## orange
==> flow/design.v <==
module alu_design #(parameter W = 8)(
    input clk, rst, mode, ce, cin,
    input [1:0] inp_valid,
    input [7:0] opa, opb,
    input [3:0] cmd,
    output reg err, ov, cout, g, l, e,
    output reg [15:0] res
);
parameter INV_INP = 2'b00, OPA_VALID = 2'b01, OPB_VALID = 2'b10, OPA_AND_OPB_VALID = 2'b11;
reg [7:0] opa_p, opb_p;
reg [3:0] cmd_p;
reg [1:0] valid_p;
reg mode_p, cin_p;
reg [15:0] res_p;
reg cout_p, ov_p, g_p, l_p, e_p, err_p;
always @(posedge clk or posedge rst) begin
    if (rst) begin
        opa_p <= 0;
        opb_p <= 0;
        cmd_p <= 0;
        valid_p <= 0;
        cin_p <= 0;
        mode_p <= 0;
    end else if (ce) begin
        opa_p <= opa;
        opb_p <= opb;
        cmd_p <= cmd;
        valid_p <= inp_valid;
        cin_p <= cin;
        mode_p <= mode;
    end
end
always @(*) begin
    res_p = 0;
    err_p = 0;
    cout_p = 0;
    ov_p = 0;
    g_p = 0;
    l_p = 0;
    e_p = 0;
    if (ce) begin
        if (mode_p == 1) begin
            case (valid_p)
                INV_INP: begin
                    res_p = 0;
                    err_p = 1;
                end
                OPA_VALID: begin
                    case (cmd_p)
                        4'b0100: begin
                            res_p = opa_p + 1;
                            cout_p = res_p[8];
                        end
                        4'b0101: begin
                            res_p = opa_p - 1;
                            ov_p = res_p[8];
                        end
                        default: err_p = 1;
                    endcase
                end
                OPB_VALID: begin
                    case (cmd_p)
                        4'b0110: begin
                            res_p = opb_p + 1;
                            cout_p = res_p[8];
                        end
                        4'b0111: begin
                            res_p = opb_p - 1;
                            ov_p = res_p[8];
                        end
                        default: err_p = 1;
                    endcase
                end
                OPA_AND_OPB_VALID: begin
                    case (cmd_p)
                        4'b0000: begin
                            res_p = opa_p + opb_p;
                            cout_p = res_p[8];
                        end
                        4'b0001: begin
                            res_p = opa_p - opb_p;
                            ov_p = res_p[8];
                        end
                        4'b0010: begin
                            res_p = opa_p + opb_p + cin_p;
                            cout_p = res_p[8];
                        end
                        4'b0011: begin
                            res_p = opa_p - opb_p - cin_p;
                            ov_p = res_p[8];
                        end
                        4'b1000: begin
                            g_p = (opa_p > opb_p);
                            l_p = (opa_p < opb_p);
                            e_p = (opa_p == opb_p);
                        end
                        4'b1001: begin
                            res_p = (opa_p + 1) * (opb_p + 1);
                        end
                        4'b1010: begin
                            res_p = (opa_p << 1) * opb_p;
                        end
                        4'b1011: begin
                            res_p = $signed(opa_p) + $signed(opb_p);
                            ov_p = (($signed(opa_p) > 0) && ($signed(opb_p) > 0) && ($signed(res_p[7:0]) < 0)) ||
                                   (($signed(opa_p) < 0) && ($signed(opb_p) < 0) && ($signed(res_p[7:0]) > 0));
                        end
                        4'b1100: begin
                            res_p = $signed(opa_p) - $signed(opb_p);
                            ov_p = (($signed(opa_p) > 0) && ($signed(opb_p) < 0) && ($signed(res_p[7:0]) < 0)) ||
                                   (($signed(opa_p) < 0) && ($signed(opb_p) > 0) && ($signed(res_p[7:0]) > 0));
                        end
                        default: err_p = 1;
                    endcase
                end
                default: err_p = 1;
            endcase
        end else begin
            case (valid_p)
                INV_INP: begin
                    res_p = 0;
                    err_p = 1;
                end
                OPA_VALID: begin
                    case (cmd_p)
                        4'b0110: res_p = ~opa_p;
                        4'b1000: res_p = opa_p >> 1;
                        4'b1001: res_p = opa_p << 1;
                        default: err_p = 1;
                    endcase
                end
                OPB_VALID: begin
                    case (cmd_p)
                        4'b0111: res_p = ~opb_p;
                        4'b1010: res_p = opb_p >> 1;
                        4'b1011: res_p = opb_p << 1;
                        default: err_p = 1;
                    endcase
                end
                OPA_AND_OPB_VALID: begin
                    case (cmd_p)
                        4'b0000: res_p = opa_p & opb_p;
                        4'b0010: res_p = opa_p | opb_p;
                        4'b0001: res_p = ~(opa_p & opb_p);
                        4'b0011: res_p = ~(opa_p | opb_p);
                        4'b0100: res_p = opa_p ^ opb_p;
                        4'b0101: res_p = ~(opa_p ^ opb_p);
                        4'b1100: begin
                            if (|opb_p[7:4]) err_p = 1;
                            else res_p = (opa_p << opb_p[2:0]) | (opa_p >> (8 - opb_p[2:0]));
                        end
                        4'b1101: begin
                            if (|opb_p[7:4]) err_p = 1;
                            else res_p = (opa_p >> opb_p[2:0]) | (opa_p << (8 - opb_p[2:0]));
                        end
                        default: err_p = 1;
                    endcase
                end
                default: err_p = 1;
            endcase
        end
    end
end
always @(posedge clk or posedge rst) begin
    if (rst) begin
        res <= 0;
        cout <= 0;
        ov <= 0;
        g <= 0;
        l <= 0;
        e <= 0;
        err <= 0;
    end else if (ce) begin
        res <= res_p;
        cout <= cout_p;
        ov <= ov_p;
        g <= g_p;
        l <= l_p;
        e <= e_p;
        err <= err_p;
    end
end
endmodule
export LEC_CHECK = 0
export CAP_MARGIN = 20
export CORE_ASPECT_RATIO = 0.5
export CORE_MARGIN = 6
export CORE_UTILIZATION = 56
export CTS_CLUSTER_DIAMETER = 311
export CTS_CLUSTER_SIZE = 89
export PLACE_DENSITY = 0.4
export SETUP_SLACK_MARGIN = -0.41
export SLEW_MARGIN = 20
export TNS_END_PERCENT = 15
create_clock -name core_clock -period 7.0 [get_ports {clk}]
run.sh (not shown) runs the stock make flow with config.mk's settings and CLKGATE_MAP_FILE=.
Having completed the whole flow, orange delivered a layout that passed the timing, DRC and antenna checks.
Input changes introduced in green (baseline for comparison: orange):
Settings: removing SETUP_SLACK_MARGIN (formerly -0.41); removing CTS_CLUSTER_DIAMETER (formerly 311); removing TNS_END_PERCENT (formerly 15); removing PLACE_DENSITY (formerly 0.4); removing CORE_ASPECT_RATIO (formerly 0.5); setting PLACE_DENSITY_LB_ADDON to 0.0 for the first time; removing CTS_CLUSTER_SIZE (formerly 89); changing CORE_UTILIZATION from 56 to 65; changing CORE_MARGIN from 6 to 2; changing the clock period (ns, I/O delays scaled along) from 7.0 to 5.71.
--- outcome ---
green reports its source of the critical timing path as opb_p[0]$_DFFE_PP0P_ while orange reports opa_p[0]$_DFFE_PP0P_.
Number of non-clock buffers in the layout (orange / green): 0.71
Taking orange as the reference, in green share of total power in combinational logic neither gained nor lost much; final critical delay including setup and external delays moved down; wire length went down by 7.0%; total power rose by 0.87 mW.
Taking orange as the reference point, the final layout net count of green rises by 2.3%.
Summary of the comparison: via count is higher in green, relative to orange.
Taking orange as the reference point, the worst path setup slack after routing of green falls by 0.33 ns.
Power and IR drop assume default switching activity.
